==> flow/design.v (excerpt) <==
module joltage #(parameter int LENGTH = 100) (
    input logic clk, rst, start, data_valid,
    input logic [4*LENGTH-1:0] line_flat,
    output logic [15:0] joltage1_out,
    output logic [63:0] joltage2_out,
    output logic done
    );
make LEC_CHECK=0 ABC_AREA=1 CAP_MARGIN=20 CORE_MARGIN=2 CORE_UTILIZATION=70 CTS_CLUSTER_DIAMETER=221 CTS_CLUSTER_SIZE=75 MAX_ROUTING_LAYER=met4 SLEW_MARGIN=20 finish   # period 23.1 ns
run.sh (not shown) runs the stock make flow with config.mk's settings and CLKGATE_MAP_FILE=.
The baseline died in global routing on GRT-0232.
Next try:
- ABC_AREA: 1 -> unset
- CTS_CLUSTER_DIAMETER: 221 -> unset
- CTS_CLUSTER_SIZE: 75 -> unset
Effect: This time the run finished with negative setup slack left; synthesized area drops by 7.6%; synthesized cell count is lower by about 23%; die area shrinks by 7.5%.
Next try:
- CORE_UTILIZATION: 70 -> 62
- MAX_ROUTING_LAYER: met4 -> unset
- clock period: 23.1 -> 24.1 ns (I/O delays scaled with it)
With this change the flow ran to the end with no violations.
Non-clock buffer count decreases by 146.
Worst setup slack improves by 1700 ps.
Clock-buffer cell count drops by 1.
Synthesized cell count is unchanged.
Fmax increases by 3.0%.
Design area decreases by 3.9%.
First-iteration DRC count falls by 56%.
Cell count decreases by 0.72%.
Core utilization goes down by 13 points.
Register-to-register slack gains 1700 ps.
Next try:
- CAP_MARGIN: 20 -> 0
- CORE_UTILIZATION: 62 -> 72
- MAX_ROUTING_LAYER: unset -> met4
- PLACE_DENSITY: unset -> 0.63
- clock period: 24.1 -> 23.1 ns (I/O delays scaled with it)
=> The changed run never finished: it broke off in global routing with ODB-0269. Area after synthesis is unchanged. Synthesized cell count does not change. Die size came out lower by 14%.
Next try:
- ABC_AREA: unset -> 1
- CAP_MARGIN: 0 -> 20
- CTS_CLUSTER_DIAMETER: unset -> 395
- CTS_CLUSTER_SIZE: unset -> 100
- MAX_ROUTING_LAYER: met4 -> unset
- PLACE_DENSITY: 0.63 -> unset
- SETUP_SLACK_MARGIN: unset -> 1.91
- clock period: 23.1 -> 6.35 ns (I/O delays scaled with it)
What happened: With this change the flow stopped in detailed placement, error DPL-0038. Area after synthesis rose by 8.3%. Synthesized cell count goes up by 30%. Die area came out higher by 8.2%.

========
joltage again, from the RTL that the note above started with.
Design joltage, start of the top module:
module joltage #(parameter int LENGTH = 100) (
    input logic clk, rst, start, data_valid,
    input logic [4*LENGTH-1:0] line_flat,
    output logic [15:0] joltage1_out,
    output logic [63:0] joltage2_out,
    output logic done
    );
Settings: LEC_CHECK=0, ABC_AREA=1, CAP_MARGIN=25, CELL_PAD_IN_SITES_GLOBAL_PLACEMENT=2, CORE_ASPECT_RATIO=1.01, CORE_MARGIN=2, CORE_UTILIZATION=20, CTS_CLUSTER_SIZE=11, HOLD_SLACK_MARGIN=0.22, MIN_ROUTING_LAYER=met2, PLACE_DENSITY=0.45, SETUP_SLACK_MARGIN=-0.07, SLEW_MARGIN=30, TNS_END_PERCENT=60; clock period 13.9 ns.
The first run completed, yet does not pass: setup timing.
==> next run, changes <==
Settings changed: ABC_AREA 1 to not set, CAP_MARGIN 25 to 20, CELL_PAD_IN_SITES_GLOBAL_PLACEMENT 2 to not set, CORE_ASPECT_RATIO 1.01 to not set, CORE_UTILIZATION 20 to 40, CTS_CLUSTER_SIZE 11 to not set, HOLD_SLACK_MARGIN 0.22 to not set, MIN_ROUTING_LAYER met2 to not set, PLACE_DENSITY 0.45 to not set, SETUP_SLACK_MARGIN -0.07 to not set, SLEW_MARGIN 30 to 20, TNS_END_PERCENT 60 to not set.
Clock period 13.9 ns to 24.1 ns, I/O delays scaled along.
What happened:
- This time the run finished with timing, DRC and antenna clean
- critical path depth fell by 38
- sequential cell count is unchanged
- worst setup slack is better by 8700 ps
- first-iteration DRC count goes down by 59%
- clock skew rose by 9.4 ps
- design area goes down by 37%
- core utilization climbs by 13 points
- die area drops by 53%
- hold slack degrades by 14 ps
==> next run, changes <==
Settings changed: CAP_MARGIN 20 to 25, CORE_UTILIZATION 40 to 62, MIN_ROUTING_LAYER set to met1, SETUP_SLACK_MARGIN set to -1.38, TNS_END_PERCENT set to 25.
Clock period 24.1 ns to 20.8 ns, I/O delays scaled along.
Effect: The new run finished with setup timing left; cell count went up by 5.5%; clock-buffer cell count went down by 21; hold slack gains 26 ps; sequential share of layout area went down by 3.4 points; via count went up by 20%; design area went up by 15%; worst setup slack loses 4200 ps; global-route usage went up by 13 points; maximum frequency went down by 3.9%.
==> next run, changes <==
Settings changed: CORE_UTILIZATION 62 to 36, PLACE_DENSITY_LB_ADDON set to 0.13, SETUP_SLACK_MARGIN -1.38 to 1.26.
Clock period 20.8 ns to 13.9 ns, I/O delays scaled along.
Effect: The new run finished with setup timing left; setup slack gets worse by 4500 ps; register-to-register slack loses 4500 ps; clock skew drops by 6.6 ps; routed wire length goes down by 14%; final cell count climbs by 14%; utilization falls by 32 points; fmax goes up by 11%; cell area increases by 8.6%.

========
== job 8742 ==
joltage again, from the RTL that the note above started with.
==> flow/config.mk <==
export PLATFORM = sky130hd
export DESIGN_NAME = joltage
export DESIGN_NICKNAME = joltage
export VERILOG_FILES = /design/flow/design.v
export SDC_FILE = /design/flow/constraint.sdc
export NUM_CORES = 4
export LEC_CHECK = 0
export CAP_MARGIN = 25
export CORE_MARGIN = 2
export CORE_UTILIZATION = 20
export CTS_CLUSTER_SIZE = 62
export MIN_ROUTING_LAYER = met2
export SETUP_SLACK_MARGIN = -0.07
export SLEW_MARGIN = 30
export TNS_END_PERCENT = 60
==> flow/constraint.sdc <==
create_clock -name core_clock -period 13.9 [get_ports {clk}]
set_input_delay 2.7800 -clock core_clock [delete_from_list [all_inputs] [get_ports {clk}]]
set_output_delay 2.7800 -clock core_clock [all_outputs]
set_load 0.01 [all_outputs]
STATUS run=job 8742 STAGES=ALL_DONE FINAL_CHECKS=FAILED CAUSE=negative setup slack
Input-level comparison between job 7580 and job 8742:
Settings: SETUP_SLACK_MARGIN: -0.07 -> 3.72; CORE_UTILIZATION: 20 -> 66; TNS_END_PERCENT: 60 -> 25; SLEW_MARGIN: 30 -> 20; CTS_CLUSTER_SIZE: 62 -> 58; MIN_ROUTING_LAYER: met2 -> met1.
Results
- The remaining runs in job 8742 and job 7580 completed every stage, whereas job 7580 halted early.
- Job 7580 is listed as incomplete: the tool reported an error in clock tree synthesis and the run ended there.
- What the final checks of job 8742 revealed, after a flow that finished every stage, was a layout that fails on negative setup slack.
- As far as area fraction in full adders, half adders and majority gates goes, job 7580 and job 8742 are indistinguishable; the numbers are identical.
- Taking job 8742 as the reference, in job 7580 vertical die size shows a reduction of 45%, core footprint decreased by about 70% relative to the old numbers, final weighted congestion of routability-driven global placement higher.
- From job 8742 to job 7580, post-synthesis xor/xnor area fraction did not move at all.
- As of job 7580, placement-stage cell area had fallen by a few percent compared to job 8742.
- On sum of net half-perimeters after detailed placement, job 7580 does worse than job 8742.
- Compared to job 8742, job 7580 has core utilization at floorplan 46 points higher.
- What job 7580 reported for overall chip area has to be multiplied by 3.3 to get the figure for job 8742.
- Re instance count of the mapped netlist: no difference whatsoever between job 8742 and job 7580.
[inputs] job 8572 vs job 7580
Settings: a change of CAP_MARGIN from 25 to 5; an added PLACE_DENSITY of 0.63; a deleted CTS_CLUSTER_SIZE that had been 58; an added MAX_ROUTING_LAYER of met4; a deleted TNS_END_PERCENT that had been 25; a deleted MIN_ROUTING_LAYER that had been met1; a change of CORE_UTILIZATION from 66 to 72; a deleted SETUP_SLACK_MARGIN that had been 3.72; a change of the clock period (ns, I/O delays scaled along) from 13.9 to 23.1.
## What came out
- Each of job 8572 and job 7580 falls short of a clean finish.
- Job 7580 did not finish; a tool error ended it in clock tree synthesis.
- Job 8572 terminated abnormally: global routing reported ODB-0269.
- Taking job 7580 as the reference point, the area enclosed by the die boundary of job 8572 falls by about 8%.
- Job 7580 -> job 8572: synthesized area delta 0, exact match
- Compared to job 7580, job 8572 has die extent in y 4.2% lower.
- | weighted congestion at the end of routability-driven global placement | higher: job 8572 |
Modified inputs, job 3589 compared to job 8572
Settings: an added SETUP_SLACK_MARGIN of 1.86; a change of CAP_MARGIN from 5 to 20; a deleted PLACE_DENSITY that had been 0.63; a deleted MAX_ROUTING_LAYER that had been met4; an added CTS_CLUSTER_DIAMETER of 395; an added HOLD_SLACK_MARGIN of 0.29; an added ABC_AREA of 1; an added CTS_CLUSTER_SIZE of 100; a change of the clock period (ns, I/O delays scaled along) from 23.1 to 6.35.
==> results <==
- Tool error DPL-0038 stopped job 3589 during detailed placement; no final results.
- Compared to job 8572, job 3589 has cell total in the yosys stat output 1761 higher.
- Fraction of synthesized area in multiplexers, job 3589 and job 8572: smaller value in job 3589
- Taking job 8572 as the reference, in job 3589 synthesized instance count went up 30%; effective utilization at floorplan saw little to no change.
What job 7657 does differently from job 3589 at the input level:
Settings: CORE_UTILIZATION now 70, was 72; CTS_CLUSTER_DIAMETER no longer set, was 395; MAX_ROUTING_LAYER now met4, previously not set; CTS_CLUSTER_SIZE no longer set, was 100; HOLD_SLACK_MARGIN no longer set, was 0.29; ABC_AREA no longer set, was 1; SETUP_SLACK_MARGIN now 5.0, was 1.86; the clock period (ns, I/O delays scaled along) now 18.0, was 6.35.
Notes after the runs:
Taking job 3589 as 1.0, job 7657 lands at 0.77 on cell total in the yosys stat output. Going from job 3589 to job 7657, the simple-gate area share of the yosys netlist was found to have gone down by 7.4 points. From job 3589 to job 7657 the numbers moved as follows: width of the die down about 2.5%; post-synthesis xor/xnor area fraction climbed 2.8 points; number of top-level pins ~0 delta; synthesized cell count now sits lower; die size decreased 4.9%. Across both runs, adder and majority gate portion of the synthesized area was higher for job 7657 than for job 3589. Looking at summed standard-cell area reported by yosys, job 7657 sits 7.6% below job 3589. Status(job 7657) = ERROR, stage = clock tree synthesis. Area after synthesis: job 7657 better than job 3589. Vertical extent of the die, job 3589 and job 7657, higher one = job 3589.
Inputs modified between job 7657 and job 9518:
Settings: PLACE_DENSITY: unset -> 0.63; SETUP_SLACK_MARGIN: 5.0 -> unset; CORE_UTILIZATION: 70 -> 72; the clock period (ns, I/O delays scaled along): 18.0 -> 23.1.
==> results <==
FAIL job 9518 @ global routing: tool exited with error
Count of cell types in the netlist came out exactly the same in job 7657 and job 9518.
Taking job 7657 as the reference, in job 9518 gate count of the mapped netlist ~0 delta; number of I/O port buffers ~0 delta; cell area after technology mapping ~0 delta.
Cmp job 9518 vs job 7657: height of the die lower in job 9518
Going from job 7657 to job 9518, die size shrank by about 2.7%, area figure in the yosys stat output held steady, half-perimeter wire length after detailed placement shrank by about 20%.
Site row count, job 7657 and job 9518, lower one = job 9518.
Side by side, global placer's final weighted congestion turned out lower in job 9518 than in job 7657.
